==> flow/design.v <==
module aluCPU(
    input [15:0] data1,  
    input [15:0] data2,  
    input [1:0] sel,  
    output reg [15:0] result
); 
    parameter [1:0] 
        SUM = 2'b00,
        SUB = 2'b01,
        MUL = 2'b10;
    reg [31:0] mul_full;  
    always @(*) begin
        case(sel)
            SUM: begin
                result = data1 + data2;
            end
            SUB: begin
                result = data1 - data2;
            end
            MUL: begin
                mul_full = $signed(data1) * $signed(data2);  
                result = mul_full[15:0];  
            end
            default: result = 16'd0;  
        endcase 
    end 
endmodule 
module memoryCPU (
    input clock,
    input reset,  
    input regWrite,               
    input [3:0] write_reg_addr,   
    input [15:0] write_data,      
    input [3:0] read_reg_addr_1, 
    input [3:0] read_reg_addr_2, 
    output [15:0] read_data_1,    
    output [15:0] read_data_2     
);
    reg [15:0] register [0:15];  
    integer i;
    always @ (posedge clock or negedge reset) begin
        if (~reset) begin
            for (i = 0; i < 16; i = i + 1) begin
                register[i] <= 16'd0;
            end
        end
        else if (regWrite) begin   
            register[write_reg_addr] <= write_data;
        end
    end
    assign read_data_1 = register[read_reg_addr_1]; 
    assign read_data_2 = register[read_reg_addr_2];
endmodule
module lcd_controller (
    input clk,
    input reset_n,           
    input rst_n,             
    input start,            
    input [2:0] opcode,     
    input [3:0] reg_idx,    
    input signed [15:0] value, 
    output reg [7:0] lcd_data,
    output reg lcd_rs,      
    output wire lcd_rw,      
    output reg lcd_en,      
    output wire lcd_on,     
    output wire lcd_blon    
);
    assign lcd_rw = 1'b0; 
    assign lcd_on   = (state != STATE_IDLE);
    assign lcd_blon = (state != STATE_IDLE);
    localparam STATE_IDLE = 0, STATE_INIT = 1, STATE_READY = 2, 
               STATE_WRITE_LINE1 = 3, STATE_LINE2_ADDR = 4, STATE_WRITE_LINE2 = 5;
    reg [3:0] state; 
    reg [5:0] char_index; 
    reg [19:0] counter;
    reg wait_flag;
    reg [2:0] op_store;
    reg [3:0] reg_store;
    reg signed [15:0] val_store;
    reg first_boot; 
    reg [15:0] unsigned_val;
    reg is_negative;
    reg [3:0] digit_10000, digit_1000, digit_100, digit_10, digit_1;
    reg prev_reset_n;        
    reg system_active;       
    function [7:0] init_cmds(input [5:0] idx);
        case(idx)
            6'd0: init_cmds = 8'h38;
            6'd1: init_cmds = 8'h38;
            6'd2: init_cmds = 8'h0C;
            6'd3: init_cmds = 8'h01;
            6'd4: init_cmds = 8'h06;
            default: init_cmds = 8'h00;
        endcase
    endfunction
    function [39:0] get_op_string(input [2:0] op);
        case(op)
            3'b000: get_op_string = "LOAD ";
            3'b001: get_op_string = "ADD  ";
            3'b010: get_op_string = "ADDI ";
            3'b011: get_op_string = "SUB  ";
            3'b100: get_op_string = "SUBI ";
            3'b101: get_op_string = "MUL  ";
            3'b110: get_op_string = "CLEAR";
            3'b111: get_op_string = "DPL  ";
            default: get_op_string = "ERR  ";
        endcase
    endfunction
    always @(posedge clk) begin
      if (!rst_n) begin
        system_active <= 0;
        prev_reset_n <= 1;
        state <= STATE_IDLE;
        lcd_en <= 0;
      end else begin
        prev_reset_n <= reset_n;
        if (prev_reset_n == 1'b1 && reset_n == 1'b0) begin
            system_active <= ~system_active; 
        end
        if (system_active == 1'b0) begin
            state <= STATE_IDLE;
            lcd_en <= 0;
            wait_flag <= 0;
            counter <= 0;
            char_index <= 0;
            first_boot <= 1;  
        end 
        else begin
            if (state == STATE_IDLE) begin
                state <= STATE_INIT;
                char_index <= 0;
                wait_flag <= 0;
                first_boot <= 1;
            end
            else if (wait_flag) begin
                if (counter < 20'd2000) begin 
                    counter <= counter + 1;
                    if (counter == 20'd40) lcd_en <= 0; 
                end else begin
                    wait_flag <= 0;
                    counter <= 0;
                end
            end else begin
                case (state)
                    STATE_INIT: begin
                        lcd_rs <= 0;
                        lcd_data <= init_cmds(char_index);
                        lcd_en <= 1; 
                        wait_flag <= 1;
                        if (char_index < 4) 
                            char_index <= char_index + 1;
                        else begin
                            char_index <= 0;
                            op_store <= 3'b000;
                            reg_store <= 4'b0000;
                            val_store <= 16'd0;
                            unsigned_val <= 16'd0;
                            is_negative <= 0;
                            state <= STATE_WRITE_LINE1; 
                        end
                    end
                    STATE_READY: begin
                        if (start) begin
                            op_store <= opcode;
                            reg_store <= reg_idx;
                            val_store <= value;
                            if (value < 0) begin
                                is_negative <= 1;
                                unsigned_val <= -value;
                            end else begin
                                is_negative <= 0;
                                unsigned_val <= value;
                            end
                            lcd_rs <= 0;
                            lcd_data <= 8'h01; 
                            lcd_en <= 1;
                            wait_flag <= 1;
                            state <= STATE_WRITE_LINE1;
                            char_index <= 0;
                        end
                    end
                    STATE_WRITE_LINE1: begin
                        digit_10000 <= (unsigned_val / 10000) % 10;
                        digit_1000  <= (unsigned_val / 1000) % 10;
                        digit_100   <= (unsigned_val / 100) % 10;
                        digit_10    <= (unsigned_val / 10) % 10;
                        digit_1     <= (unsigned_val) % 10;
                        lcd_rs <= 1;
                        lcd_en <= 1;
                        wait_flag <= 1;
                        if (char_index < 5) begin
                            if (first_boot)
                                lcd_data <= " "; 
                            else
                                lcd_data <= get_op_string(op_store) >> (8 * (4 - char_index));
                        end 
                        else begin
                            if (op_store == 3'b110 && !first_boot) begin
                                lcd_data <= " ";
                            end else begin
                                if (char_index == 5) lcd_data <= " ";
                                else if (char_index == 6) lcd_data <= "[";
                                else if (char_index >= 7 && char_index <= 10) 
                                    lcd_data <= reg_store[10 - char_index] ? "1" : "0";
                                else if (char_index == 11) lcd_data <= "]";
                            end
                        end
                        if (char_index < 11)
                            char_index <= char_index + 1;
                        else begin
                            char_index <= 0;
                            if (op_store == 3'b110 && !first_boot) begin
                                state <= STATE_READY;
                            end else begin
                                state <= STATE_LINE2_ADDR;
                            end
                        end
                    end
                    STATE_LINE2_ADDR: begin
                        lcd_rs <= 0;
                        lcd_data <= 8'hC0;
                        lcd_en <= 1;
                        wait_flag <= 1;
                        state <= STATE_WRITE_LINE2;
                    end
                    STATE_WRITE_LINE2: begin
                        lcd_rs <= 1;
                        lcd_en <= 1;
                        wait_flag <= 1;
                        case(char_index)
                            0: lcd_data <= is_negative ? "-" : "+";
                            1: lcd_data <= 8'h30 + digit_10000;
                            2: lcd_data <= 8'h30 + digit_1000;
                            3: lcd_data <= 8'h30 + digit_100;
                            4: lcd_data <= 8'h30 + digit_10;
                            5: lcd_data <= 8'h30 + digit_1;
                        endcase
                        if (char_index < 5)
                            char_index <= char_index + 1;
                        else begin
                            first_boot <= 0;
                            state <= STATE_READY;
                        end
                    end
                endcase
            end
        end
      end
    end
endmodule
module miniCPU (
    input [17:0] switches,  
    input ligar,       
    input enviar,      
    input clk,         
    input rst_n,       
    output [7:0] LCD_DATA,
    output LCD_RS,
    output LCD_RW,
    output LCD_EN,
    output LCD_ON,
    output LCD_BLON
);
    wire [2:0] opcode = switches [17:15];
    wire [3:0] reg_dest = switches [14:11];
    wire [3:0] reg_input1 = switches[10:7];
    wire [3:0] reg_input2 = switches [6:3];
    wire signal = switches[6];
    wire [15:0] imediato_module = {10'd0, switches[5:0]};
    wire [15:0] imediato = (signal) ? (-imediato_module) : imediato_module;
    wire [15:0] mem_read_data1;
    wire [15:0] mem_read_data2;
    wire [15:0] alu_result;
    reg write_enable;
    reg [15:0] mem_write;
    reg [1:0] alu_selector;
    reg [15:0] alu_input_2;
    reg soft_reset; 
    wire memory_reset_signal = ligar & ~soft_reset;  
    parameter [2:0] LOAD = 3'b000, ADD = 3'b001, ADDI = 3'b010, SUB = 3'b011,
                    SUBI = 3'b100, MUL = 3'b101, CLEAR = 3'b110, DISPLAY = 3'b111;                   
    memoryCPU Memo (
        .clock(clk),
        .reset(memory_reset_signal),
        .regWrite(write_enable),
        .write_reg_addr(reg_dest),
        .write_data(mem_write),
        .read_reg_addr_1(reg_input1),
        .read_reg_addr_2(reg_input2),
        .read_data_1(mem_read_data1),
        .read_data_2(mem_read_data2)
    );
    aluCPU ALU (
        .data1(mem_read_data1),
        .data2(alu_input_2),
        .sel(alu_selector),
        .result(alu_result)
    );
    reg lcd_start_signal;
    reg [15:0] lcd_value_reg;
    reg [3:0] lcd_reg_idx;
    wire [3:0] current_lcd_reg_idx = (opcode == DISPLAY) ? reg_input1 : reg_dest;
    reg [15:0] current_lcd_value;
    lcd_controller LCD (
        .clk(clk),
        .reset_n(ligar),
        .rst_n(rst_n),
        .start(lcd_start_signal),
        .opcode(opcode),
        .reg_idx(lcd_reg_idx),   
        .value(lcd_value_reg),  
        .lcd_data(LCD_DATA),
        .lcd_rs(LCD_RS),
        .lcd_rw(LCD_RW),
        .lcd_en(LCD_EN),
        .lcd_on(LCD_ON),
        .lcd_blon(LCD_BLON)
    );
    always @(*) begin
        if (opcode == LOAD)
            current_lcd_value = imediato;
        else if (opcode == DISPLAY)
            current_lcd_value = mem_read_data1;
        else
            current_lcd_value = alu_result;
    end
    reg [2:0] state;
    parameter [2:0] IDLE = 3'd0, EXECUTE = 3'd1, WRITE = 3'd2, WAIT_RELEASE = 3'd3;                 
    always @(posedge clk or negedge ligar) begin 
        if (~ligar) begin
            state <= IDLE;
            write_enable <= 0;
            soft_reset <= 0;
            lcd_start_signal <= 0;
        end
        else begin
            case(state)
                IDLE: begin  
                    write_enable <= 0;
                    soft_reset <= 0;
                    lcd_start_signal <= 0;  
                    if (!enviar) begin
                        state <= EXECUTE;
                    end
                end
                EXECUTE: begin  
                    state <= WRITE;
                end
                WRITE: begin  
                    lcd_start_signal <= 1;  
                    if (opcode == CLEAR) begin
                        soft_reset <= 1;
                        write_enable <= 0;
                    end
                    else if (opcode != DISPLAY) begin
                        write_enable <= 1;
                    end
                    state <= WAIT_RELEASE;
                end
                WAIT_RELEASE: begin  
                    write_enable <= 0;  
                    soft_reset <= 0;  
                    lcd_start_signal <= 0;  
                    if (enviar) begin  
                        state <= IDLE;  
                    end
                end
            endcase
        end
    end
    always @(posedge clk) begin
        if (state == EXECUTE) begin
            case(opcode)
                ADD: begin alu_selector <= 2'b00; alu_input_2 <= mem_read_data2; end
                ADDI: begin alu_selector <= 2'b00; alu_input_2 <= imediato; end
                SUB: begin alu_selector <= 2'b01; alu_input_2 <= mem_read_data2; end
                SUBI: begin alu_selector <= 2'b01; alu_input_2 <= imediato; end
                MUL: begin alu_selector <= 2'b10; alu_input_2 <= imediato; end
                default: begin alu_selector <= 2'b00; alu_input_2 <= 16'd0; end
            endcase
        end
        if (state == WRITE) begin
            lcd_reg_idx <= current_lcd_reg_idx;
            lcd_value_reg <= current_lcd_value;
            if (opcode != CLEAR && opcode != DISPLAY) begin
                if (opcode == LOAD)
                    mem_write <= imediato;
                else
                    mem_write <= alu_result;
            end
        end
    end
endmodule
==> flow/run.sh <==
#!/bin/bash
# the make line also repeats each setting of config.mk as NAME=value (left out here)
make -C /OpenROAD-flow-scripts/flow DESIGN_CONFIG=/design/flow/config.mk WORK_HOME=/design/flow/orfs CLKGATE_MAP_FILE= finish
==> flow/config.mk <==
export PLATFORM = sky130hd
export DESIGN_NAME = miniCPU
export DESIGN_NICKNAME = miniCPU
export VERILOG_FILES = /design/flow/design.v
export SDC_FILE = /design/flow/constraint.sdc
export NUM_CORES = 4
export LEC_CHECK = 0
export ABC_AREA = 1
export CAP_MARGIN = 20
export CELL_PAD_IN_SITES_DETAIL_PLACEMENT = 0
export CORE_ASPECT_RATIO = 0.83
export CORE_MARGIN = 2
export CORE_UTILIZATION = 47
export GPL_ROUTABILITY_DRIVEN = 0
export MAX_ROUTING_LAYER = met5
export PLACE_DENSITY_LB_ADDON = 0.26
export SLEW_MARGIN = 20
export TNS_END_PERCENT = 80
==> flow/constraint.sdc <==
create_clock -name core_clock -period 10.1 [get_ports {clk}]
set_input_delay 2.0200 -clock core_clock [delete_from_list [all_inputs] [get_ports {clk}]]
set_output_delay 2.0200 -clock core_clock [all_outputs]
set_load 0.01 [all_outputs]
==> results of run 1 <==
-- routing by layer --
layer  wire (um)  GRT usage [%]  share of wire, %
met1       48200           41.9                45
met2       42800           39.5                40
met3       12900           8.39                12
met4        2920           6.79               2.7
met5          26              0             0.024
-- cell type report --
class                           instances  area share, %
Multi-Input combinational cell       3512           52.7
Sequential cell                       422           29.8
Inverter                              753           7.63
Tap cell                              966           3.25
Clock buffer                           57           3.22
Timing Repair Buffer                  126           2.90
Clock inverter                         18          0.440
Antenna cell                            1        0.00672
-- what timing repair did --
action	4_1_cts	5_1_grt
resized	0	19
setup endpoints to repair	0	12
setup buffers	0	15
-- through the flow --
step,instances,hold slack (ns)
4_1_cts,5834,0.472
5_1_grt,5854,0.493
3_5_place_dp,5759,0.461
3_3_place_gp,5758,0.461
6_report,5855,0.475
2_1_floorplan,4834,0.428
==> results_tabular.tex, run 1 <==
% Table of physical implementation metrics
\begin{tabular}{lr}
\hline
Metric & Value \\
\hline
\multicolumn{2}{l}{\textbf{Pwr}} \\
\quad Sw power & between 2 and 3 mW \\
\quad Part of the power in the clock network & between 20\% and 30\% \\
\quad Leakage dissipation & roughly 18 nW \\
\quad Maximum vdd ir drop & about 0.16 mV \\
\quad Internal power of the cells & approximately 3.8 mW \\
\quad Total power consumption of the routed design & $\sim$6.4 mW \\
\quad Sequential group power & 2.35 mW \\
\quad Total combinational power & about 2.5 mW \\
\quad Power group with the highest consumption & combinational logic \\
\quad Power of the clock network & 1.57 mW \\
\quad Combinational fraction of design power & between 30 and 40\% \\
\quad Switching power as a share of total power & about two fifths \\
\quad Power per cell area & 172 nW/um2 \\
\quad Register share of total power & 36.8\% \\
\multicolumn{2}{l}{\textbf{Die}} \\
\quad Initial standard-cell utilization of the core & 47.2\% \\
\quad Die boundary width & approximately 300 um \\
\quad Die Y & between 200 and 250 um \\
\quad Num rows & about 90 \\
\quad DIE AREA & 74800 um2 \\
\quad Area inside the core boundary & about 72000 um2 \\
\quad Top-level I/O count & 35 \\
\multicolumn{2}{l}{\textbf{Worst setup path}} \\
\quad Arrival time reported for the critical path endpoint & a little under 10 ns \\
\quad Cell type of the slowest stage on the worst timing path & sky130\_fd\_sc\_hd\_\_a221oi\_1 \\
\quad Buffer-and-inverter tally for the worst setup path & 9 \\
\quad Max stage delay on crit path & about 0.66 ns \\
\quad R2R cell count & 62 \\
\quad Kind of start point of the critical path & input pin \\
\quad Critical setup path kind & input pin to register \\
\quad Reg2Reg Capture Point & LCD.digit\_1[2] \\
\quad Worst setup path endpoint & lcd\_value\_reg[15] \\
\quad Setup crit end kind & register \\
\quad First element of the critical path & switches[8] \\
\quad RR Startpoint & LCD.unsigned\_val[14] \\
\quad Worst R2R Setup Slack & around 0.77 ns \\
\quad CP required & 10.39 ns \\
\quad Dominant delay contributor by cell family on the critical path & adder cells \\
\quad Worst path most repeated cell & sky130\_fd\_sc\_hd\_\_nor2\_1 \\
\quad Worst Path Max Fanout & 8 \\
\quad Crit path depth & 36 \\
\multicolumn{2}{l}{\textbf{Final timing}} \\
\quad Slew headroom & between 10 and 15\% \\
\quad Crit share post-route & between 90 and 100\% \\
\quad Final total negative setup slack & 0 ns \\
\quad Final critical-path required period & roughly 9.6 ns \\
\quad Final worst clock skew & 0.0227 ns \\
\quad Slew at the pin closest to its max-slew limit & 1.30 ns \\
\quad Count of final hold-check violations & 0 \\
\quad Final Max Tran Viols & 0 \\
\quad Achievable Freq & between 100 and 150 MHz \\
\quad Final tally of setup violations & 0 \\
\quad Post-route worst setup slack & 0.491 ns \\
\multicolumn{2}{l}{\textbf{Global routing}} \\
\quad Largest net degree at the start of global routing & between 100 and 150 \\
\quad Global-route wire length before repair & about 170 mm \\
\quad Antenna violations before repair & 4 \\
\quad Leftover overflow at the end of global routing & 0 \\
\quad GRT Overall Usage & around 28\% \\
\quad Number of global-route vias before repair & 30.1k \\
\multicolumn{2}{l}{\textbf{Final layout}} \\
\quad Combined flip-flop and latch cell area & 11100 um2 \\
\quad Fin area & 37200 um2 \\
\quad Post-layout net count & roughly 5.1k \\
\quad Area used by multi-input combinational logic & 19600 um2 \\
\quad Number of fill cells in the layout & roughly 7k \\
\quad Final core occ & 51.5\% \\
\quad Relative area change from synthesis to final layout & 9.05\% \\
\multicolumn{2}{l}{\textbf{Yosys}} \\
\quad Library cell with the largest summed area after synthesis & sky130\_fd\_sc\_hd\_\_dfrtp\_1 \\
\quad EDFF count, synth & 134 \\
\quad Post-synthesis sequential area ratio & 32.5\% \\
\quad Flops after synth & $\sim$420 \\
\quad Share of synthesized cell area in and, or, nand and nor gates & between 20 and 30\% \\
\quad Top cells by area, synth & sky130\_fd\_sc\_hd\_\_dfrtp\_1 19\%, sky130\_fd\_sc\_hd\_\_nand2\_1 14\%, sky130\_fd\_sc\_hd\_\_edfxtp\_1 12\%, sky130\_fd\_sc\_hd\_\_inv\_1 7.3\%, sky130\_fd\_sc\_hd\_\_o21ai\_0 6.7\% \\
\quad Number of distinct library cell variants in the gate-level netlist after synthesis & about 80 \\
\quad Async set-or-reset flop fraction in the synthesized netlist & just over 60\% \\
\quad Number of standard cells after synthesis & about 4.8k \\
\quad Multiplexer area fraction after synthesis & less than 1\% \\
\quad Most instantiated library cell after synthesis & sky130\_fd\_sc\_hd\_\_nand2\_1 \\
\quad Largest family of logic cells by area & simple AND/OR/NAND/NOR gates \\
\quad Cells in synth\_stat.txt & roughly 4.8k \\
\quad Total standard cell area after synthesis & 34100 um2 \\
\quad Top\_reg\_cell synth & sky130\_fd\_sc\_hd\_\_dfrtp\_1 \\
\quad Adder Area Share & around 8.6\% \\
\quad Summed standard-cell area reported by yosys & roughly 34000 um2 \\
\quad Synth Area in XOR/XNOR & roughly 3.3\% \\
\quad Synthesized area divided by synthesized cell count & around 7 um2 \\
\quad Count of synthesis-stage warnings from yosys & 5 \\
\quad Largest type area fraction & around a fifth \\
\quad Ao+oa area frac & 15.5\% \\
\quad Cell types with the highest counts after synthesis & 1265 x sky130\_fd\_sc\_hd\_\_nand2\_1, 662 x sky130\_fd\_sc\_hd\_\_inv\_1, 485 x sky130\_fd\_sc\_hd\_\_nor2\_1, 454 x sky130\_fd\_sc\_hd\_\_o21ai\_0, 262 x sky130\_fd\_sc\_hd\_\_dfrtp\_1 \\
\multicolumn{2}{l}{\textbf{Clock tree}} \\
\quad Clock transition at path regs & approximately 0.080 ns \\
\quad Count of hold buffers inserted by post-cts repair & 0 \\
\quad Sinks on Clock Net & between 400 and 500 \\
\quad CTS Root Buffer Type & sky130\_fd\_sc\_hd\_\_clkbuf\_16 \\
\quad Number of buffers between clock root and the deepest sink & 3 \\
\quad H-tree Lvls & 2 \\
\quad Clk Latency, worst-skew pair & $\sim$0.57 ns \\
\quad Inserted Clock Buffers & 41 \\
\quad TritonCTS clock tree & yes \\
\multicolumn{2}{l}{\textbf{Run}} \\
\quad Number of warning messages in the logs & 42 \\
\quad Max-capacitance violation count & 0 \\
\multicolumn{2}{l}{\textbf{Detailed routing}} \\
\quad DRC viols & 0 \\
\quad Vias per cell & between 5 and 6 \\
\quad Overall via count from detail\_route & around 33k \\
\quad Routed length per placed instance & between 15 and 20 um \\
\quad ANT nets after route & 0 \\
\quad Total wirelength of the detailed-routed design & around 110 mm \\
\quad Drt first pass iters & 10 \\
\quad First-iteration detailed-routing DRC count & 3872 \\
\multicolumn{2}{l}{\textbf{Worst hold path}} \\
\quad Worst Hold End & state[2] \\
\quad Worst Hold Launch & state[0] \\
\quad WHS Path Cells & 2 \\
\quad Hold/Removal Path Class & register to register \\
\multicolumn{2}{l}{\textbf{Outcome}} \\
\quad Status & complete, no violations \\
\multicolumn{2}{l}{\textbf{Placed design}} \\
\quad Placed cell area & roughly 36000 um2 \\
\quad Setup slack after placement & -0.186 ns \\
\quad DPL Wire Length & 81.6 mm \\
\quad Count of buffers inserted at the top-level ports & 33 \\
\hline
\end{tabular}
==> run 2: changes to the inputs <==
- CELL_PAD_IN_SITES_DETAIL_PLACEMENT: 0 -> default
- CORE_ASPECT_RATIO: 0.83 -> default
- CORE_UTILIZATION: 47 -> 69
- CTS_CLUSTER_DIAMETER: default -> 351
- CTS_CLUSTER_SIZE: default -> 35
- GPL_ROUTABILITY_DRIVEN: 0 -> default
- MAX_ROUTING_LAYER: met5 -> met4
- PLACE_DENSITY_LB_ADDON: 0.26 -> default
- TNS_END_PERCENT: 80 -> default
- clock period: 10.1 -> 7.75 ns (I/O delays scaled with it)
==> run 2 against run 1 <==
Compared with the run above:
- the flow now stops in 5_1_grt
- synthesized cell count unchanged
- die area shrank 31%
- synthesized area unchanged
==> results_tabular.tex, run 2 <==
% Generated from flow reports
\begin{tabular}{lr}
\hline
Metric & Value \\
\hline
\multicolumn{2}{l}{\textbf{Die}} \\
\quad Die boundary width & 226 um (-24\%) \\
\quad DIE AREA & 51300 um2 (-31\%) \\
\quad Num rows & 81 (-10\%) \\
\quad Top-level I/O count & 35 (unchanged) \\
\quad Initial standard-cell utilization of the core & 69.9\% (+23 points) \\
\quad Die Y & 226 um (-9.3\%) \\
\quad Area inside the core boundary & 48800 um2 (-32\%) \\
\multicolumn{2}{l}{\textbf{Yosys}} \\
\quad Adder Area Share & 8.61\% (unchanged) \\
\quad Cell types with the highest counts after synthesis & 1265 x sky130\_fd\_sc\_hd\_\_nand2\_1, 662 x sky130\_fd\_sc\_hd\_\_inv\_1, 485 x sky130\_fd\_sc\_hd\_\_nor2\_1, 454 x sky130\_fd\_sc\_hd\_\_o21ai\_0, 262 x sky130\_fd\_sc\_hd\_\_dfrtp\_1 \\
\quad EDFF count, synth & 134 (unchanged) \\
\quad Number of standard cells after synthesis & 4825 (unchanged) \\
\quad Total standard cell area after synthesis & 34100 um2 (unchanged) \\
\quad Async set-or-reset flop fraction in the synthesized netlist & 62.3\% (unchanged) \\
\quad Multiplexer area fraction after synthesis & 0.0293\% (unchanged) \\
\quad Library cell with the largest summed area after synthesis & sky130\_fd\_sc\_hd\_\_dfrtp\_1 \\
\quad Cells in synth\_stat.txt & 4825 (unchanged) \\
\quad Share of synthesized cell area in and, or, nand and nor gates & 29.5\% (unchanged) \\
\quad Flops after synth & 422 (unchanged) \\
\quad Post-synthesis sequential area ratio & 32.5\% (unchanged) \\
\quad Synthesized area divided by synthesized cell count & 7.08 um2 (unchanged) \\
\quad Summed standard-cell area reported by yosys & 34100 um2 (unchanged) \\
\quad Synth Area in XOR/XNOR & 3.33\% (unchanged) \\
\quad Most instantiated library cell after synthesis & sky130\_fd\_sc\_hd\_\_nand2\_1 \\
\quad Top cells by area, synth & sky130\_fd\_sc\_hd\_\_dfrtp\_1 19\%, sky130\_fd\_sc\_hd\_\_nand2\_1 14\%, sky130\_fd\_sc\_hd\_\_edfxtp\_1 12\%, sky130\_fd\_sc\_hd\_\_inv\_1 7.3\%, sky130\_fd\_sc\_hd\_\_o21ai\_0 6.7\% \\
\quad Largest family of logic cells by area & simple AND/OR/NAND/NOR gates \\
\quad Number of distinct library cell variants in the gate-level netlist after synthesis & 80 (unchanged) \\
\quad Ao+oa area frac & 15.5\% (unchanged) \\
\quad Top\_reg\_cell synth & sky130\_fd\_sc\_hd\_\_dfrtp\_1 \\
\quad Largest type area fraction & 19.2\% (unchanged) \\
\quad Count of synthesis-stage warnings from yosys & 5 (unchanged) \\
\multicolumn{2}{l}{\textbf{Outcome}} \\
\quad Stop stage & 5\_1\_grt \\
\quad Status & stopped before the end \\
\quad First error & [ERROR GRT-0232] Routing congestion too high. Check the congestion heatmap in the GUI. \\
\multicolumn{2}{l}{\textbf{Placed design}} \\
\quad DPL Wire Length & 87.4 mm (+7.1\%) \\
\quad Count of buffers inserted at the top-level ports & 33 (unchanged) \\
\quad Final GP Congestion & between 1 and 1.5 \\
\multicolumn{2}{l}{\textbf{Clock tree}} \\
\quad Inserted Clock Buffers & 16 (-61\%) \\
\quad CTS Root Buffer Type & sky130\_fd\_sc\_hd\_\_clkbuf\_16 \\
\quad Count of hold buffers inserted by post-cts repair & 0 (unchanged) \\
\quad Number of buffers between clock root and the deepest sink & 3 (unchanged) \\
\quad Sinks on Clock Net & 422 (unchanged) \\
\quad H-tree Lvls & 1 (-1) \\
\multicolumn{2}{l}{\textbf{Global routing}} \\
\quad Leftover overflow at the end of global routing & 533 \\
\quad GRT Overall Usage & 82.8\% \\
\hline
\end{tabular}
run 2: what timing repair did:
| action | 4_1_cts |
|---|---|
| resized | 281 |
| pin swaps | 134 |
| endpoints found under the setup margin | 26 |
| gates cloned | 5 |
| buffers inserted | 93 |
run 2: through the flow:
step | setup slack, ns | cell area [um2] | instances | power, mW | util, %
after floorplan | 0.000687 | 34300 | 4834 | 5.16 | -
after global placement | -1.27 | 39000 | 5947 | 6.53 | 79.9
after detailed placement | -1.42 | 39000 | 5947 | 6.66 | 79.9
after CTS | -0.605 | 41200 | 6070 | 7.95 | 84.3
run 2: per-layer routing:
layer / overflow / GRT usage [%]
met1: 63 / 82.6
met2: 273 / 95.6
met3: 64 / 68.4
met4: 133 / 79.3
met5: - / -
==> run 3: changes to the inputs <==
- CORE_UTILIZATION: 69 -> 72
- CTS_CLUSTER_DIAMETER: 351 -> 362
- CTS_CLUSTER_SIZE: 35 -> 30
- MAX_ROUTING_LAYER: met4 -> default
- PLACE_DENSITY: default -> 0.66
- SETUP_SLACK_MARGIN: default -> 2.66
- clock period: 7.75 -> 8.82 ns (I/O delays scaled with it)
==> run 3 against run 2 <==
Compared with the run above:
- the run again fails in 5_1_grt
- die area shrank 4.1%
- synthesized cell count unchanged
- synthesized area did not move
==> results_tabular.tex, run 3 <==
% Generated from flow reports
\begin{tabular}{lr}
\hline
Metric & Value \\
\hline
\multicolumn{2}{l}{\textbf{Yosys}} \\
\quad Largest type area fraction & 19.2\% (unchanged) \\
\quad Cells in synth\_stat.txt & 4825 (unchanged) \\
\quad Synth Area in XOR/XNOR & 3.33\% (unchanged) \\
\quad Cell types with the highest counts after synthesis & 1265 x sky130\_fd\_sc\_hd\_\_nand2\_1, 662 x sky130\_fd\_sc\_hd\_\_inv\_1, 485 x sky130\_fd\_sc\_hd\_\_nor2\_1, 454 x sky130\_fd\_sc\_hd\_\_o21ai\_0, 262 x sky130\_fd\_sc\_hd\_\_dfrtp\_1 \\
\quad Async set-or-reset flop fraction in the synthesized netlist & 62.3\% (unchanged) \\
\quad Top cells by area, synth & sky130\_fd\_sc\_hd\_\_dfrtp\_1 19\%, sky130\_fd\_sc\_hd\_\_nand2\_1 14\%, sky130\_fd\_sc\_hd\_\_edfxtp\_1 12\%, sky130\_fd\_sc\_hd\_\_inv\_1 7.3\%, sky130\_fd\_sc\_hd\_\_o21ai\_0 6.7\% \\
\quad Summed standard-cell area reported by yosys & 34100 um2 (unchanged) \\
\quad Adder Area Share & 8.61\% (unchanged) \\
\quad Most instantiated library cell after synthesis & sky130\_fd\_sc\_hd\_\_nand2\_1 \\
\quad Number of distinct library cell variants in the gate-level netlist after synthesis & 80 (unchanged) \\
\quad Number of standard cells after synthesis & 4825 (unchanged) \\
\quad Total standard cell area after synthesis & 34100 um2 (unchanged) \\
\quad Largest family of logic cells by area & simple AND/OR/NAND/NOR gates \\
\quad Ao+oa area frac & 15.5\% (unchanged) \\
\quad Share of synthesized cell area in and, or, nand and nor gates & 29.5\% (unchanged) \\
\quad Count of synthesis-stage warnings from yosys & 5 (unchanged) \\
\quad Flops after synth & 422 (unchanged) \\
\quad Synthesized area divided by synthesized cell count & 7.08 um2 (unchanged) \\
\quad Multiplexer area fraction after synthesis & 0.0293\% (unchanged) \\
\quad EDFF count, synth & 134 (unchanged) \\
\quad Post-synthesis sequential area ratio & 32.5\% (unchanged) \\
\quad Library cell with the largest summed area after synthesis & sky130\_fd\_sc\_hd\_\_dfrtp\_1 \\
\quad Top\_reg\_cell synth & sky130\_fd\_sc\_hd\_\_dfrtp\_1 \\
\multicolumn{2}{l}{\textbf{Die}} \\
\quad Top-level I/O count & 35 (unchanged) \\
\quad Initial standard-cell utilization of the core & 73.2\% (+3.3 points) \\
\quad DIE AREA & 49200 um2 (-4.1\%) \\
\quad Die boundary width & 222 um (-2.1\%) \\
\quad Area inside the core boundary & 46700 um2 (-4.5\%) \\
\quad Die Y & 222 um (-2.1\%) \\
\quad Num rows & 79 (-2.5\%) \\
\multicolumn{2}{l}{\textbf{Clock tree}} \\
\quad CTS Root Buffer Type & sky130\_fd\_sc\_hd\_\_clkbuf\_16 \\
\quad Sinks on Clock Net & 422 (unchanged) \\
\quad H-tree Lvls & 1 (unchanged) \\
\quad Inserted Clock Buffers & 18 (+2) \\
\quad Number of buffers between clock root and the deepest sink & 3 (unchanged) \\
\multicolumn{2}{l}{\textbf{Global routing}} \\
\quad GRT Overall Usage & $\sim$87\% \\
\quad Leftover overflow at the end of global routing & 1085 \\
\multicolumn{2}{l}{\textbf{Placed design}} \\
\quad Placed cell area & 37000 um2 (-5.2\%) \\
\quad Count of buffers inserted at the top-level ports & 33 (unchanged) \\
\quad DPL Wire Length & 86.4 mm (-1.1\%) \\
\quad Final GP Congestion & 1.10 (-1.3\%) \\
\multicolumn{2}{l}{\textbf{Outcome}} \\
\quad Stop stage & 5\_1\_grt \\
\quad First error & [ERROR GRT-0232] Routing congestion too high. Check the congestion heatmap in the GUI. \\
\quad Status & stopped before the end \\
\hline
\end{tabular}
==> run 3: layer usage <==
metal	track usage [%]	GRT overflow
met2	101	650
met5	53.8	13
met4	86.0	278
met3	74.6	65
met1	87.3	79
==> run 3: stage by stage <==
step	util (%)	setup slack, ns	instances
4_1_cts	85.7	0.441	5728
3_5_place_dp	79.3	-0.505	5542
3_3_place_gp	79.3	-0.394	5541
2_1_floorplan	-	1.03	4834
==> run 3: repair_timing <==
item / 4_1_cts
endpoints found under the hold margin: 0
gates resized: 310
cloned: 6
hold buffers: 0
endpoints found under the setup margin: 39
pin swaps: 166
buffers inserted: 150
==> run 4: changes to the inputs <==
- ABC_AREA: 1 -> default
- CAP_MARGIN: 20 -> 0
- CELL_PAD_IN_SITES_DETAIL_PLACEMENT: default -> 2
- CELL_PAD_IN_SITES_GLOBAL_PLACEMENT: default -> 2
- CORE_UTILIZATION: 72 -> 71
- CTS_CLUSTER_DIAMETER: 362 -> default
- CTS_CLUSTER_SIZE: 30 -> default
- GPL_ROUTABILITY_DRIVEN: default -> 0
- PLACE_DENSITY: 0.66 -> 0.47
- SETUP_SLACK_MARGIN: 2.66 -> 0.58
- SLEW_MARGIN: 20 -> 25
- TNS_END_PERCENT: default -> 20
- clock period: 8.82 -> 20.0 ns (I/O delays scaled with it)
==> run 4 against run 3 <==
Compared with the run above:
- the run fails in 3_1_place_gp_skip_io
- synthesized area rose by 2.7%
- die area rose by 4.0%
- synthesized cell count fell by 19%
==> results_tabular.tex, run 4 <==
% Generated from flow reports
\begin{tabular}{lr}
\hline
Metric & Value \\
\hline
\multicolumn{2}{l}{\textbf{Outcome}} \\
\quad Status & stopped before the end \\
\quad Stop stage & 3\_1\_place\_gp\_skip\_io \\
\quad First error & [ERROR GPL-0301] Utilization 126.601 \% exceeds 100\%. \\
\multicolumn{2}{l}{\textbf{Yosys}} \\
\quad Library cell with the largest summed area after synthesis & sky130\_fd\_sc\_hd\_\_dfrtp\_1 \\
\quad Count of synthesis-stage warnings from yosys & 5 (unchanged) \\
\quad Cell types with the highest counts after synthesis & 306 x sky130\_fd\_sc\_hd\_\_nand2\_1, 276 x sky130\_fd\_sc\_hd\_\_nor2\_1, 266 x sky130\_fd\_sc\_hd\_\_mux2\_2, 262 x sky130\_fd\_sc\_hd\_\_dfrtp\_1, 218 x sky130\_fd\_sc\_hd\_\_a21oi\_1 \\
\quad Flops after synth & 422 (unchanged) \\
\quad Multiplexer area fraction after synthesis & 9.52\% (+9.5 points) \\
\quad Adder Area Share & 8.88\% (+0.26 points) \\
\quad Largest family of logic cells by area & AND-OR/OR-AND gates \\
\quad Number of distinct library cell variants in the gate-level netlist after synthesis & 121 (+51\%) \\
\quad Synthesized area divided by synthesized cell count & 9.01 um2 (+27\%) \\
\quad Largest type area fraction & 18.7\% (-0.50 points) \\
\quad Share of synthesized cell area in and, or, nand and nor gates & 16.9\% (-13 points) \\
\quad EDFF count, synth & 134 (unchanged) \\
\quad Post-synthesis sequential area ratio & 31.7\% (-0.85 points) \\
\quad Ao+oa area frac & 23.7\% (+8.2 points) \\
\quad Most instantiated library cell after synthesis & sky130\_fd\_sc\_hd\_\_nand2\_1 \\
\quad Top\_reg\_cell synth & sky130\_fd\_sc\_hd\_\_dfrtp\_1 \\
\quad Summed standard-cell area reported by yosys & 35100 um2 (+2.7\%) \\
\quad Synth Area in XOR/XNOR & 4.51\% (+1.2 points) \\
\quad Cells in synth\_stat.txt & 3892 (-19\%) \\
\quad Total standard cell area after synthesis & 35100 um2 (+2.7\%) \\
\quad Number of standard cells after synthesis & 3892 (-19\%) \\
\quad Async set-or-reset flop fraction in the synthesized netlist & 62.3\% (unchanged) \\
\quad Top cells by area, synth & sky130\_fd\_sc\_hd\_\_dfrtp\_1 19\%, sky130\_fd\_sc\_hd\_\_edfxtp\_1 11\%, sky130\_fd\_sc\_hd\_\_mux2\_2 8.5\%, sky130\_fd\_sc\_hd\_\_fa\_1 4.6\%, sky130\_fd\_sc\_hd\_\_a22oi\_1 4.3\% \\
\multicolumn{2}{l}{\textbf{Die}} \\
\quad Die Y & 226 um (+2.0\%) \\
\quad Area inside the core boundary & 48800 um2 (+4.7\%) \\
\quad Num rows & 81 (+2.5\%) \\
\quad Die boundary width & 226 um (+2.0\%) \\
\quad DIE AREA & 51200 um2 (+4.0\%) \\
\quad Initial standard-cell utilization of the core & 71.8\% (-1.4 points) \\
\hline
\end{tabular}
==> run 5: changes to the inputs <==
- ABC_AREA: default -> 1
- CAP_MARGIN: 0 -> 15
- CELL_PAD_IN_SITES_DETAIL_PLACEMENT: 2 -> default
- CELL_PAD_IN_SITES_GLOBAL_PLACEMENT: 2 -> default
- CORE_UTILIZATION: 71 -> 66
- CTS_CLUSTER_DIAMETER: default -> 308
- GPL_ROUTABILITY_DRIVEN: 0 -> default
- PLACE_DENSITY: 0.47 -> default
- SETUP_SLACK_MARGIN: 0.58 -> -0.58
- SLEW_MARGIN: 25 -> 20
- TNS_END_PERCENT: 20 -> 95
- clock period: 20.0 -> 7.59 ns (I/O delays scaled with it)
==> run 5 against run 4 <==
Compared with the run above:
- die area up 4.7%
- synthesized cell count is 24% higher
- synthesized area is 2.6% lower
- the layout now fails its checks (setup timing)
==> results_tabular.tex, run 5 <==
% Table of physical implementation metrics
\begin{tabular}{lr}
\hline
Metric & Value \\
\hline
\multicolumn{2}{l}{\textbf{Pwr}} \\
\quad Power group with the highest consumption & combinational logic \\
\quad Power of the clock network & 2.09 mW \\
\quad Sequential group power & $\sim$3.2 mW \\
\quad Register share of total power & between 30 and 40\% \\
\quad Maximum vdd ir drop & about 0.4 mV \\
\quad Combinational fraction of design power & a little over two fifths \\
\quad Switching power as a share of total power & 41.5\% \\
\quad Internal power of the cells & 5.42 mW \\
\quad Leakage dissipation & around 21 nW \\
\quad Sw power & just under 4 mW \\
\quad Power per cell area & around 220 nW/um2 \\
\quad Part of the power in the clock network & 22.5\% \\
\quad Total combinational power & 4.03 mW \\
\multicolumn{2}{l}{\textbf{Yosys}} \\
\quad Largest type area fraction & 19.2\% (+0.50 points) \\
\quad Post-synthesis sequential area ratio & 32.5\% (+0.85 points) \\
\quad Share of synthesized cell area in and, or, nand and nor gates & 29.5\% (+13 points) \\
\quad Adder Area Share & 8.61\% (-0.26 points) \\
\quad Count of synthesis-stage warnings from yosys & 5 (unchanged) \\
\quad Top cells by area, synth & sky130\_fd\_sc\_hd\_\_dfrtp\_1 19\%, sky130\_fd\_sc\_hd\_\_nand2\_1 14\%, sky130\_fd\_sc\_hd\_\_edfxtp\_1 12\%, sky130\_fd\_sc\_hd\_\_inv\_1 7.3\%, sky130\_fd\_sc\_hd\_\_o21ai\_0 6.7\% \\
\quad EDFF count, synth & 134 (unchanged) \\
\quad Number of standard cells after synthesis & 4825 (+24\%) \\
\quad Number of distinct library cell variants in the gate-level netlist after synthesis & 80 (-34\%) \\
\quad Top\_reg\_cell synth & sky130\_fd\_sc\_hd\_\_dfrtp\_1 \\
\quad Async set-or-reset flop fraction in the synthesized netlist & 62.3\% (unchanged) \\
\quad Largest family of logic cells by area & simple AND/OR/NAND/NOR gates \\
\quad Ao+oa area frac & 15.5\% (-8.2 points) \\
\quad Synth Area in XOR/XNOR & 3.33\% (-1.2 points) \\
\quad Cells in synth\_stat.txt & 4825 (+24\%) \\
\quad Cell types with the highest counts after synthesis & 1265 x sky130\_fd\_sc\_hd\_\_nand2\_1, 662 x sky130\_fd\_sc\_hd\_\_inv\_1, 485 x sky130\_fd\_sc\_hd\_\_nor2\_1, 454 x sky130\_fd\_sc\_hd\_\_o21ai\_0, 262 x sky130\_fd\_sc\_hd\_\_dfrtp\_1 \\
\quad Library cell with the largest summed area after synthesis & sky130\_fd\_sc\_hd\_\_dfrtp\_1 \\
\quad Summed standard-cell area reported by yosys & 34100 um2 (-2.6\%) \\
\quad Most instantiated library cell after synthesis & sky130\_fd\_sc\_hd\_\_nand2\_1 \\
\quad Multiplexer area fraction after synthesis & 0.0293\% (-9.5 points) \\
\quad Flops after synth & 422 (unchanged) \\
\quad Synthesized area divided by synthesized cell count & 7.08 um2 (-21\%) \\
\quad Total standard cell area after synthesis & 34100 um2 (-2.6\%) \\
\multicolumn{2}{l}{\textbf{Outcome}} \\
\quad Failing layout criteria & setup timing \\
\quad Status & complete, but fails checks \\
\multicolumn{2}{l}{\textbf{Run}} \\
\quad Max-capacitance violation count & 0 \\
\quad Number of warning messages in the logs & 46 \\
\multicolumn{2}{l}{\textbf{Die}} \\
\quad Area inside the core boundary & 51200 um2 (+4.8\%) \\
\quad Top-level I/O count & 35 \\
\quad Num rows & 83 (+2.5\%) \\
\quad Initial standard-cell utilization of the core & 66.7\% (-5.1 points) \\
\quad Die boundary width & 231 um (+2.3\%) \\
\quad Die Y & 231 um (+2.3\%) \\
\quad DIE AREA & 53600 um2 (+4.7\%) \\
\multicolumn{2}{l}{\textbf{Detailed routing}} \\
\quad Total wirelength of the detailed-routed design & around 140 mm \\
\quad DRC viols & 0 \\
\quad Routed length per placed instance & 22.9 um \\
\quad ANT nets after route & 0 \\
\quad First-iteration detailed-routing DRC count & 6728 \\
\quad Vias per cell & 6.57 \\
\quad Drt first pass iters & 31 \\
\quad Overall via count from detail\_route & 40.6k \\
\multicolumn{2}{l}{\textbf{Worst setup path}} \\
\quad Critical setup path kind & register to register \\
\quad Worst R2R Setup Slack & -2.25 ns \\
\quad Reg2Reg Capture Point & LCD.digit\_1[1] \\
\quad Worst path most repeated cell & sky130\_fd\_sc\_hd\_\_nand2\_1 \\
\quad Kind of start point of the critical path & register \\
\quad Buffer-and-inverter tally for the worst setup path & 9 \\
\quad CP required & around 8.0 ns \\
\quad Arrival time reported for the critical path endpoint & 10.29 ns \\
\quad Dominant delay contributor by cell family on the critical path & simple AND/OR/NAND/NOR gates \\
\quad First element of the critical path & LCD.unsigned\_val[13] \\
\quad RR Startpoint & LCD.unsigned\_val[13] \\
\quad Worst setup path endpoint & LCD.digit\_1[1] \\
\quad Max stage delay on crit path & approximately 0.55 ns \\
\quad Cell type of the slowest stage on the worst timing path & sky130\_fd\_sc\_hd\_\_edfxtp\_1 \\
\quad Crit path depth & $\sim$62 \\
\quad Setup crit end kind & register \\
\quad R2R cell count & between 60 and 70 \\
\quad Worst Path Max Fanout & 6 \\
\multicolumn{2}{l}{\textbf{Placed design}} \\
\quad Count of buffers inserted at the top-level ports & 33 \\
\quad Final GP Congestion & 1.10 \\
\quad DPL Wire Length & 89.5 mm \\
\multicolumn{2}{l}{\textbf{Global routing}} \\
\quad Antenna violations before repair & 8 \\
\quad GRT Overall Usage & approximately 44\% \\
\quad Global-route wire length before repair & $\sim$190 mm \\
\quad Leftover overflow at the end of global routing & 0 \\
\quad Largest net degree at the start of global routing & 177 \\
\quad Number of global-route vias before repair & roughly 36k \\
\multicolumn{2}{l}{\textbf{Final timing}} \\
\quad Final Max Tran Viols & 0 \\
\quad Slew at the pin closest to its max-slew limit & 1.26 ns \\
\quad Crit share post-route & 130\% \\
\quad Worst hold slack after final layout & $\sim$0.5 ns \\
\quad Setup repair after global routing missed its margin & yes \\
\quad Post-route worst setup slack & -2.25 ns \\
\quad Final critical-path required period & around 9.8 ns \\
\quad Final total negative setup slack & -26.05 ns \\
\quad Slew headroom & between 15 and 20\% \\
\quad Final worst clock skew & about 0.033 ns \\
\quad Count of final hold-check violations & 0 \\
\quad Achievable Freq & a little over 100 MHz \\
\quad Final tally of setup violations & 23 \\
\multicolumn{2}{l}{\textbf{Clock tree}} \\
\quad Count of hold buffers inserted by post-cts repair & 0 \\
\quad Clock transition at path regs & roughly 0.080 ns \\
\quad Clk Latency, worst-skew pair & between 0.5 and 0.6 ns \\
\quad H-tree Lvls & 2 \\
\quad CTS Root Buffer Type & sky130\_fd\_sc\_hd\_\_clkbuf\_16 \\
\quad TritonCTS clock tree & yes \\
\quad Inserted Clock Buffers & about 40 \\
\quad Sinks on Clock Net & 422 \\
\quad Number of buffers between clock root and the deepest sink & 3 \\
\multicolumn{2}{l}{\textbf{Worst hold path}} \\
\quad Hold/Removal Path Class & register to register \\
\quad WHS Path Cells & 2 \\
\quad Worst Hold Launch & Memo.register[8][9] \\
\quad Worst Hold End & Memo.register[8][9] \\
\multicolumn{2}{l}{\textbf{Final layout}} \\
\quad Post-layout net count & approximately 5.7k \\
\quad Relative area change from synthesis to final layout & 25.9\% \\
\hline
\end{tabular}
-- run 5: metrics by stage --
step	power (mW)	utilization, %	setup slack (ns)	instances	cell area (um2)
final	9.27	83.9	-2.25	6178	43000
after global routing	9.67	83.9	-2.62	6172	43000
after CTS	8.87	80.7	-0.816	6117	41300
after detailed placement	6.77	76.6	-1.57	6005	39200
after global placement	6.62	76.6	-1.46	6005	39200
after floorplan	5.26	-	-0.733	4834	34200
-- run 5: layout make-up --
class,instances,area (um2)
Multi-Input combinational cell,3516,21100
Timing Repair Buffer,727,5730
Sequential cell,422,11100
Tap cell,680,851
Fill cell,2907,8220
Clock buffer,53,1140
Inverter,753,2860
Clock inverter,21,176
Antenna cell,6,15.0
-- run 5: timing repair --
item,CTS,global route
resized,117,341
gates cloned,3,3
pin swaps,61,166
buffers inserted,40,56
setup endpoints to repair,12,21
-- run 5: layer usage --
layer	track usage, %	wire length [um]
met1	53.8	46300
met5	0	44
met4	26.9	13600
met3	9.93	19700
met2	72.7	62000
==> run 6: changes to the inputs <==
- ABC_AREA: 1 -> default
- CAP_MARGIN: 15 -> 20
- CORE_ASPECT_RATIO: default -> 0.72
- CORE_UTILIZATION: 66 -> 72
- CTS_CLUSTER_DIAMETER: 308 -> default
- CTS_CLUSTER_SIZE: default -> 37
- MAX_ROUTING_LAYER: default -> met4
- PLACE_DENSITY: default -> 0.65
- SETUP_SLACK_MARGIN: -0.58 -> 2.57
- TNS_END_PERCENT: 95 -> default
- clock period: 7.59 -> 8.87 ns (I/O delays scaled with it)
==> run 6 against run 5 <==
Compared with the run above:
- the run now fails in 5_1_grt
- die area down 5.7%
- synthesized area is 2.7% higher
- synthesized cell count shrank 19%
==> results_tabular.tex, run 6 <==
% Generated from flow reports
\begin{tabular}{lr}
\hline
Metric & Value \\
\hline
\multicolumn{2}{l}{\textbf{Outcome}} \\
\quad Status & stopped before the end \\
\quad First error & [ERROR GRT-0232] Routing congestion too high. Check the congestion heatmap in the GUI. \\
\quad Stop stage & 5\_1\_grt \\
\multicolumn{2}{l}{\textbf{Yosys}} \\
\quad Most instantiated library cell after synthesis & sky130\_fd\_sc\_hd\_\_nand2\_1 \\
\quad Largest type area fraction & 18.7\% (-0.50 points) \\
\quad Cells in synth\_stat.txt & 3892 (-19\%) \\
\quad Synth Area in XOR/XNOR & 4.51\% (+1.2 points) \\
\quad Multiplexer area fraction after synthesis & 9.52\% (+9.5 points) \\
\quad Count of synthesis-stage warnings from yosys & 5 (unchanged) \\
\quad Synthesized area divided by synthesized cell count & 9.01 um2 (+27\%) \\
\quad Ao+oa area frac & 23.7\% (+8.2 points) \\
\quad Number of distinct library cell variants in the gate-level netlist after synthesis & 121 (+51\%) \\
\quad Top cells by area, synth & sky130\_fd\_sc\_hd\_\_dfrtp\_1 19\%, sky130\_fd\_sc\_hd\_\_edfxtp\_1 11\%, sky130\_fd\_sc\_hd\_\_mux2\_2 8.5\%, sky130\_fd\_sc\_hd\_\_fa\_1 4.6\%, sky130\_fd\_sc\_hd\_\_a22oi\_1 4.3\% \\
\quad Share of synthesized cell area in and, or, nand and nor gates & 16.9\% (-13 points) \\
\quad Adder Area Share & 8.88\% (+0.26 points) \\
\quad Flops after synth & 422 (unchanged) \\
\quad Cell types with the highest counts after synthesis & 306 x sky130\_fd\_sc\_hd\_\_nand2\_1, 276 x sky130\_fd\_sc\_hd\_\_nor2\_1, 266 x sky130\_fd\_sc\_hd\_\_mux2\_2, 262 x sky130\_fd\_sc\_hd\_\_dfrtp\_1, 218 x sky130\_fd\_sc\_hd\_\_a21oi\_1 \\
\quad Total standard cell area after synthesis & 35100 um2 (+2.7\%) \\
\quad Top\_reg\_cell synth & sky130\_fd\_sc\_hd\_\_dfrtp\_1 \\
\quad Async set-or-reset flop fraction in the synthesized netlist & 62.3\% (unchanged) \\
\quad Library cell with the largest summed area after synthesis & sky130\_fd\_sc\_hd\_\_dfrtp\_1 \\
\quad Largest family of logic cells by area & AND-OR/OR-AND gates \\
\quad Number of standard cells after synthesis & 3892 (-19\%) \\
\quad Post-synthesis sequential area ratio & 31.7\% (-0.85 points) \\
\quad Summed standard-cell area reported by yosys & 35100 um2 (+2.7\%) \\
\quad EDFF count, synth & 134 (unchanged) \\
\multicolumn{2}{l}{\textbf{Clock tree}} \\
\quad Sinks on Clock Net & 422 (unchanged) \\
\quad Inserted Clock Buffers & 39 (-4.9\%) \\
\quad H-tree Lvls & 2 (unchanged) \\
\quad Count of hold buffers inserted by post-cts repair & 0 (unchanged) \\
\quad Number of buffers between clock root and the deepest sink & 3 (unchanged) \\
\quad CTS Root Buffer Type & sky130\_fd\_sc\_hd\_\_clkbuf\_16 \\
\multicolumn{2}{l}{\textbf{Placed design}} \\
\quad Final GP Congestion & 1.14 (+3.8\%) \\
\quad Setup slack after placement & -0.405 ns (+1.17 ns) \\
\quad Placed cell area & 39100 um2 (-0.37\%) \\
\quad DPL Wire Length & 92.6 mm (+3.5\%) \\
\quad Count of buffers inserted at the top-level ports & 33 (unchanged) \\
\multicolumn{2}{l}{\textbf{Die}} \\
\quad Die Y & 191 um (-17\%) \\
\quad Area inside the core boundary & 48000 um2 (-6.3\%) \\
\quad DIE AREA & 50500 um2 (-5.7\%) \\
\quad Top-level I/O count & 35 (unchanged) \\
\quad Initial standard-cell utilization of the core & 73.1\% (+6.4 points) \\
\quad Die boundary width & 264 um (+14\%) \\
\quad Num rows & 68 (-18\%) \\
\multicolumn{2}{l}{\textbf{Global routing}} \\
\quad GRT Overall Usage & between 80\% and 90\% \\
\quad Leftover overflow at the end of global routing & 5 \\
\hline
\end{tabular}
[run 6: metrics by stage]
step | utilization [%] | cells | hold slack [ns]
2_1_floorplan | - | 3901 | 0.427
3_3_place_gp | 81.5 | 4684 | 0.436
3_5_place_dp | 81.5 | 4684 | 0.461
4_1_cts | 91.0 | 4949 | 0.471
[run 6: layer usage]
metal	GRT overflow	global-route usage [%]
met1	0	81.4
met2	2	93.1
met3	0	66.7
met4	3	74.8
met5	-	-
[run 6: timing repair]
| action | in CTS |
|---|---|
| buffers inserted | 185 |
| pin swaps | 196 |
| gates resized | 358 |
| cloned | 8 |
| setup endpoints to repair | 39 |
==> run 7: changes to the inputs <==
- ABC_AREA: default -> 1
- CAP_MARGIN: 20 -> 15
- CORE_ASPECT_RATIO: 0.72 -> default
- CORE_UTILIZATION: 72 -> 71
- CTS_CLUSTER_SIZE: 37 -> default
- MAX_ROUTING_LAYER: met4 -> default
- PLACE_DENSITY: 0.65 -> default
- SETUP_SLACK_MARGIN: 2.57 -> -0.87
- TNS_END_PERCENT: default -> 95
- clock period: 8.87 -> 14.7 ns (I/O delays scaled with it)
==> run 7 against run 6 <==
Compared with the run above:
- synthesized cell count is 24% higher
- die area is 1.3% lower
- the run now finishes clean
- synthesized area decreased by 2.6%
==> results_tabular.tex, run 7 <==
% Table of physical implementation metrics
\begin{tabular}{lr}
\hline
Metric & Value \\
\hline
\multicolumn{2}{l}{\textbf{Yosys}} \\
\quad Async set-or-reset flop fraction in the synthesized netlist & 62.3\% (unchanged) \\
\quad EDFF count, synth & 134 (unchanged) \\
\quad Adder Area Share & 8.61\% (-0.26 points) \\
\quad Synthesized area divided by synthesized cell count & 7.08 um2 (-21\%) \\
\quad Number of distinct library cell variants in the gate-level netlist after synthesis & 80 (-34\%) \\
\quad Count of synthesis-stage warnings from yosys & 5 (unchanged) \\
\quad Total standard cell area after synthesis & 34100 um2 (-2.6\%) \\
\quad Synth Area in XOR/XNOR & 3.33\% (-1.2 points) \\
\quad Cell types with the highest counts after synthesis & 1265 x sky130\_fd\_sc\_hd\_\_nand2\_1, 662 x sky130\_fd\_sc\_hd\_\_inv\_1, 485 x sky130\_fd\_sc\_hd\_\_nor2\_1, 454 x sky130\_fd\_sc\_hd\_\_o21ai\_0, 262 x sky130\_fd\_sc\_hd\_\_dfrtp\_1 \\
\quad Share of synthesized cell area in and, or, nand and nor gates & 29.5\% (+13 points) \\
\quad Post-synthesis sequential area ratio & 32.5\% (+0.85 points) \\
\quad Library cell with the largest summed area after synthesis & sky130\_fd\_sc\_hd\_\_dfrtp\_1 \\
\quad Multiplexer area fraction after synthesis & 0.0293\% (-9.5 points) \\
\quad Number of standard cells after synthesis & 4825 (+24\%) \\
\quad Summed standard-cell area reported by yosys & 34100 um2 (-2.6\%) \\
\quad Top\_reg\_cell synth & sky130\_fd\_sc\_hd\_\_dfrtp\_1 \\
\quad Cells in synth\_stat.txt & 4825 (+24\%) \\
\quad Most instantiated library cell after synthesis & sky130\_fd\_sc\_hd\_\_nand2\_1 \\
\quad Flops after synth & 422 (unchanged) \\
\quad Top cells by area, synth & sky130\_fd\_sc\_hd\_\_dfrtp\_1 19\%, sky130\_fd\_sc\_hd\_\_nand2\_1 14\%, sky130\_fd\_sc\_hd\_\_edfxtp\_1 12\%, sky130\_fd\_sc\_hd\_\_inv\_1 7.3\%, sky130\_fd\_sc\_hd\_\_o21ai\_0 6.7\% \\
\quad Largest family of logic cells by area & simple AND/OR/NAND/NOR gates \\
\quad Ao+oa area frac & 15.5\% (-8.2 points) \\
\quad Largest type area fraction & 19.2\% (+0.50 points) \\
\multicolumn{2}{l}{\textbf{Worst setup path}} \\
\quad Worst Path Max Fanout & 22 \\
\quad Critical setup path kind & input pin to register \\
\quad Crit path depth & 36 \\
\quad RR Startpoint & LCD.unsigned\_val[15] \\
\quad First element of the critical path & switches[8] \\
\quad Kind of start point of the critical path & input pin \\
\quad Cell type of the slowest stage on the worst timing path & sky130\_fd\_sc\_hd\_\_o22ai\_1 \\
\quad Worst R2R Setup Slack & roughly 3.5 ns \\
\quad Worst path most repeated cell & sky130\_fd\_sc\_hd\_\_nor2\_1 \\
\quad Worst setup path endpoint & lcd\_value\_reg[15] \\
\quad Dominant delay contributor by cell family on the critical path & adder cells \\
\quad Reg2Reg Capture Point & LCD.digit\_10[3] \\
\quad Setup crit end kind & register \\
\quad Arrival time reported for the critical path endpoint & 11.89 ns \\
\quad Max stage delay on crit path & 0.89 ns \\
\quad Buffer-and-inverter tally for the worst setup path & 8 \\
\quad R2R cell count & 54 \\
\quad CP required & $\sim$15 ns \\
\multicolumn{2}{l}{\textbf{Final layout}} \\
\quad Number of fill cells in the layout & 3509 \\
\quad Area used by multi-input combinational logic & 19600 um2 \\
\quad Combined flip-flop and latch cell area & approximately 11000 um2 \\
\quad Relative area change from synthesis to final layout & 6.35\% \\
\quad Post-layout net count & between 5k and 6k \\
\multicolumn{2}{l}{\textbf{Die}} \\
\quad Die boundary width & 223 um (-15\%) \\
\quad Die Y & 223 um (+17\%) \\
\quad Area inside the core boundary & 47600 um2 (-0.71\%) \\
\quad DIE AREA & 49900 um2 (-1.3\%) \\
\quad Num rows & 80 (+18\%) \\
\quad Initial standard-cell utilization of the core & 71.7\% (-1.4 points) \\
\quad Top-level I/O count & 35 (unchanged) \\
\multicolumn{2}{l}{\textbf{Final timing}} \\
\quad Slew at the pin closest to its max-slew limit & between 1 and 1.5 ns \\
\quad Final Max Tran Viols & 0 \\
\quad Setup repair after global routing missed its margin & no \\
\quad Final tally of setup violations & 0 \\
\quad Final critical-path required period & approximately 12 ns \\
\quad Crit share post-route & 78.8\% \\
\quad Final worst clock skew & 0.0125 ns \\
\quad Count of final hold-check violations & 0 \\
\quad Final total negative setup slack & 0 ns \\
\quad Slew headroom & 20.3\% \\
\quad Achievable Freq & approximately 86 MHz \\
\multicolumn{2}{l}{\textbf{Clock tree}} \\
\quad TritonCTS clock tree & yes \\
\quad H-tree Lvls & 2 (unchanged) \\
\quad Number of buffers between clock root and the deepest sink & 3 (unchanged) \\
\quad CTS Root Buffer Type & sky130\_fd\_sc\_hd\_\_clkbuf\_16 \\
\quad Clk Latency, worst-skew pair & approximately 0.58 ns \\
\quad Clock transition at path regs & around 0.070 ns \\
\quad Number of buffers inserted by post-CTS setup repair & 0 (-100\%) \\
\quad Inserted Clock Buffers & 43 (+10\%) \\
\quad Sinks on Clock Net & 422 (unchanged) \\
\quad Count of hold buffers inserted by post-cts repair & 0 (unchanged) \\
\quad Number of gates given a new drive strength after cts & 0 (-100\%) \\
\multicolumn{2}{l}{\textbf{Placed design}} \\
\quad DPL Wire Length & 82.4 mm (-11\%) \\
\quad Final GP Congestion & 1.09 (-4.4\%) \\
\quad Count of buffers inserted at the top-level ports & 33 (unchanged) \\
\multicolumn{2}{l}{\textbf{Pwr}} \\
\quad Total combinational power & 1.72 mW \\
\quad Maximum vdd ir drop & 0.141 mV \\
\quad Switching power as a share of total power & 40.6\% \\
\quad Combinational fraction of design power & between 30\% and 40\% \\
\quad Power group with the highest consumption & combinational logic \\
\quad Power of the clock network & $\sim$1.1 mW \\
\quad Internal power of the cells & 2.66 mW \\
\quad Leakage dissipation & 17.6 nW \\
\quad Sequential group power & 1.61 mW \\
\quad Part of the power in the clock network & between 20\% and 30\% \\
\quad Power per cell area & $\sim$120 nW/um2 \\
\quad Sw power & approximately 1.8 mW \\
\quad Register share of total power & a little over a third \\
\quad Total power consumption of the routed design & about 4.5 mW \\
\multicolumn{2}{l}{\textbf{Detailed routing}} \\
\quad First-iteration detailed-routing DRC count & roughly 4.5k \\
\quad Routed length per placed instance & 20.3 um \\
\quad Vias per cell & $\sim$6.3 \\
\quad Antenna diode count & 0 \\
\quad Overall via count from detail\_route & $\sim$34k \\
\quad DRC viols & 0 \\
\quad Total wirelength of the detailed-routed design & 111 mm \\
\quad ANT nets after route & 0 \\
\quad Drt first pass iters & 8 \\
\multicolumn{2}{l}{\textbf{Global routing}} \\
\quad Number of global-route vias before repair & about 32k \\
\quad GRT Overall Usage & 44.1\% \\
\quad Leftover overflow at the end of global routing & 0 \\
\quad Largest net degree at the start of global routing & between 150 and 200 \\
\quad Antenna violations before repair & 0 \\
\quad Global-route wire length before repair & between 150 and 200 mm \\
\multicolumn{2}{l}{\textbf{Run}} \\
\quad Number of warning messages in the logs & between 40 and 50 \\
\quad Max-capacitance violation count & 0 \\
\multicolumn{2}{l}{\textbf{Worst hold path}} \\
\quad Worst Hold Launch & alu\_selector[0] \\
\quad Hold/Removal Path Class & register to register \\
\quad WHS Path Cells & 2 \\
\quad Worst Hold End & alu\_selector[0] \\
\multicolumn{2}{l}{\textbf{Outcome}} \\
\quad Status & complete, no violations \\
\hline
\end{tabular}
[run 7: layout make-up]
| class | count | area share, % |
|---|---|---|
| multi-input combinational | 3511 | 53.9 |
| clock inverter | 21 | 0.634 |
| sequential | 422 | 30.6 |
| timing repair buffer | 67 | 1.65 |
| tap | 615 | 2.12 |
| inverter | 753 | 7.81 |
| clock buffer | 59 | 3.35 |
[run 7: stage by stage]
stage / std cells / hold WS (ns) / worst slack, ns / area [um2] / util [%]
global route: 5448 / 0.505 / 2.37 / 36300 / 76.2
floorplan: 4834 / 0.428 / 2.50 / 34200 / -
CTS: 5448 / 0.476 / 3.35 / 36300 / 76.1
detailed placement: 5368 / 0.464 / 2.77 / 34800 / 73.1
global placement: 5368 / 0.453 / 3.09 / 34800 / 73.1
finish: 5448 / 0.477 / 3.11 / 36300 / 76.2
[run 7: routing by layer]
metal | track usage (%) | wire length (um) | vias to the layer above
li1 | - | - | 15700
met2 | 68.9 | 48100 | 2358
met5 | 0 | 0 | -
met3 | 9.39 | 13300 | 520
met1 | 57.2 | 41900 | 15400
met4 | 25.5 | 7400 | 0
==> run 8: changes to the inputs <==
- CAP_MARGIN: 15 -> 20
- CORE_UTILIZATION: 71 -> 72
- CTS_CLUSTER_DIAMETER: default -> 362
- CTS_CLUSTER_SIZE: default -> 28
- PLACE_DENSITY: default -> 0.66
- SETUP_SLACK_MARGIN: -0.87 -> 2.56
- TNS_END_PERCENT: 95 -> default
- clock period: 14.7 -> 8.82 ns (I/O delays scaled with it)
==> run 8 against run 7 <==
Compared with the run above:
- the flow now stops in 5_1_grt
- synthesized area did not move
- synthesized cell count did not move
- die area fell by 1.4%
==> results_tabular.tex, run 8 <==
% Generated from flow reports
\begin{tabular}{lr}
\hline
Metric & Value \\
\hline
\multicolumn{2}{l}{\textbf{Yosys}} \\
\quad Flops after synth & 422 (unchanged) \\
\quad Adder Area Share & 8.61\% (unchanged) \\
\quad Total standard cell area after synthesis & 34100 um2 (unchanged) \\
\quad Largest type area fraction & 19.2\% (unchanged) \\
\quad Share of synthesized cell area in and, or, nand and nor gates & 29.5\% (unchanged) \\
\quad Ao+oa area frac & 15.5\% (unchanged) \\
\quad Cells in synth\_stat.txt & 4825 (unchanged) \\
\quad Async set-or-reset flop fraction in the synthesized netlist & 62.3\% (unchanged) \\
\quad Number of distinct library cell variants in the gate-level netlist after synthesis & 80 (unchanged) \\
\quad EDFF count, synth & 134 (unchanged) \\
\quad Top\_reg\_cell synth & sky130\_fd\_sc\_hd\_\_dfrtp\_1 \\
\quad Library cell with the largest summed area after synthesis & sky130\_fd\_sc\_hd\_\_dfrtp\_1 \\
\quad Multiplexer area fraction after synthesis & 0.0293\% (unchanged) \\
\quad Top cells by area, synth & sky130\_fd\_sc\_hd\_\_dfrtp\_1 19\%, sky130\_fd\_sc\_hd\_\_nand2\_1 14\%, sky130\_fd\_sc\_hd\_\_edfxtp\_1 12\%, sky130\_fd\_sc\_hd\_\_inv\_1 7.3\%, sky130\_fd\_sc\_hd\_\_o21ai\_0 6.7\% \\
\quad Largest family of logic cells by area & simple AND/OR/NAND/NOR gates \\
\quad Count of synthesis-stage warnings from yosys & 5 (unchanged) \\
\quad Summed standard-cell area reported by yosys & 34100 um2 (unchanged) \\
\quad Cell types with the highest counts after synthesis & 1265 x sky130\_fd\_sc\_hd\_\_nand2\_1, 662 x sky130\_fd\_sc\_hd\_\_inv\_1, 485 x sky130\_fd\_sc\_hd\_\_nor2\_1, 454 x sky130\_fd\_sc\_hd\_\_o21ai\_0, 262 x sky130\_fd\_sc\_hd\_\_dfrtp\_1 \\
\quad Post-synthesis sequential area ratio & 32.5\% (unchanged) \\
\quad Synth Area in XOR/XNOR & 3.33\% (unchanged) \\
\quad Most instantiated library cell after synthesis & sky130\_fd\_sc\_hd\_\_nand2\_1 \\
\quad Number of standard cells after synthesis & 4825 (unchanged) \\
\quad Synthesized area divided by synthesized cell count & 7.08 um2 (unchanged) \\
\multicolumn{2}{l}{\textbf{Placed design}} \\
\quad Count of buffers inserted at the top-level ports & 33 (unchanged) \\
\quad Final GP Congestion & 1.10 (+0.81\%) \\
\quad DPL Wire Length & 86.4 mm (+4.8\%) \\
\multicolumn{2}{l}{\textbf{Die}} \\
\quad Num rows & 79 (-1.3\%) \\
\quad Die boundary width & 222 um (-0.69\%) \\
\quad Top-level I/O count & 35 (unchanged) \\
\quad Area inside the core boundary & 46700 um2 (-2.1\%) \\
\quad DIE AREA & 49200 um2 (-1.4\%) \\
\quad Die Y & 222 um (-0.69\%) \\
\quad Initial standard-cell utilization of the core & 73.2\% (+1.5 points) \\
\multicolumn{2}{l}{\textbf{Outcome}} \\
\quad Stop stage & 5\_1\_grt \\
\quad Status & stopped before the end \\
\quad First error & [ERROR GRT-0232] Routing congestion too high. Check the congestion heatmap in the GUI. \\
\multicolumn{2}{l}{\textbf{Global routing}} \\
\quad GRT Overall Usage & between 90\% and 100\% \\
\quad Leftover overflow at the end of global routing & approximately 1.4k \\
\multicolumn{2}{l}{\textbf{Clock tree}} \\
\quad CTS Root Buffer Type & sky130\_fd\_sc\_hd\_\_clkbuf\_16 \\
\quad Sinks on Clock Net & 422 (unchanged) \\
\quad Number of buffers between clock root and the deepest sink & 3 (unchanged) \\
\quad Inserted Clock Buffers & 19 (-56\%) \\
\quad H-tree Lvls & 1 (-1) \\
\hline
\end{tabular}
-- run 8: stage by stage --
step	worst slack (ns)	utilization, %	hold slack (ns)	std cells	cell area, um2
2_1_floorplan	1.03	-	0.428	4834	35000
3_3_place_gp	-0.394	79.3	0.453	5541	37000
3_5_place_dp	-0.505	79.3	0.473	5542	37000
4_1_cts	0.472	86.2	0.497	5746	40200
-- run 8: layer usage --
| metal | GRT usage (%) | GRT overflow |
|---|---|---|
| met1 | 89.1 | 110 |
| met2 | 104 | 747 |
| met3 | 82.8 | 145 |
| met4 | 94.3 | 354 |
| met5 | 58.5 | 16 |
-- run 8: what timing repair did --
item | CTS
hold buffers | 0
setup buffers | 168
cloned | 6
endpoints found under the setup margin | 39
gates resized | 331
pin swaps | 163
hold endpoints to repair | 0
Power figures rest on the tool's default switching activity, not on a simulated workload.
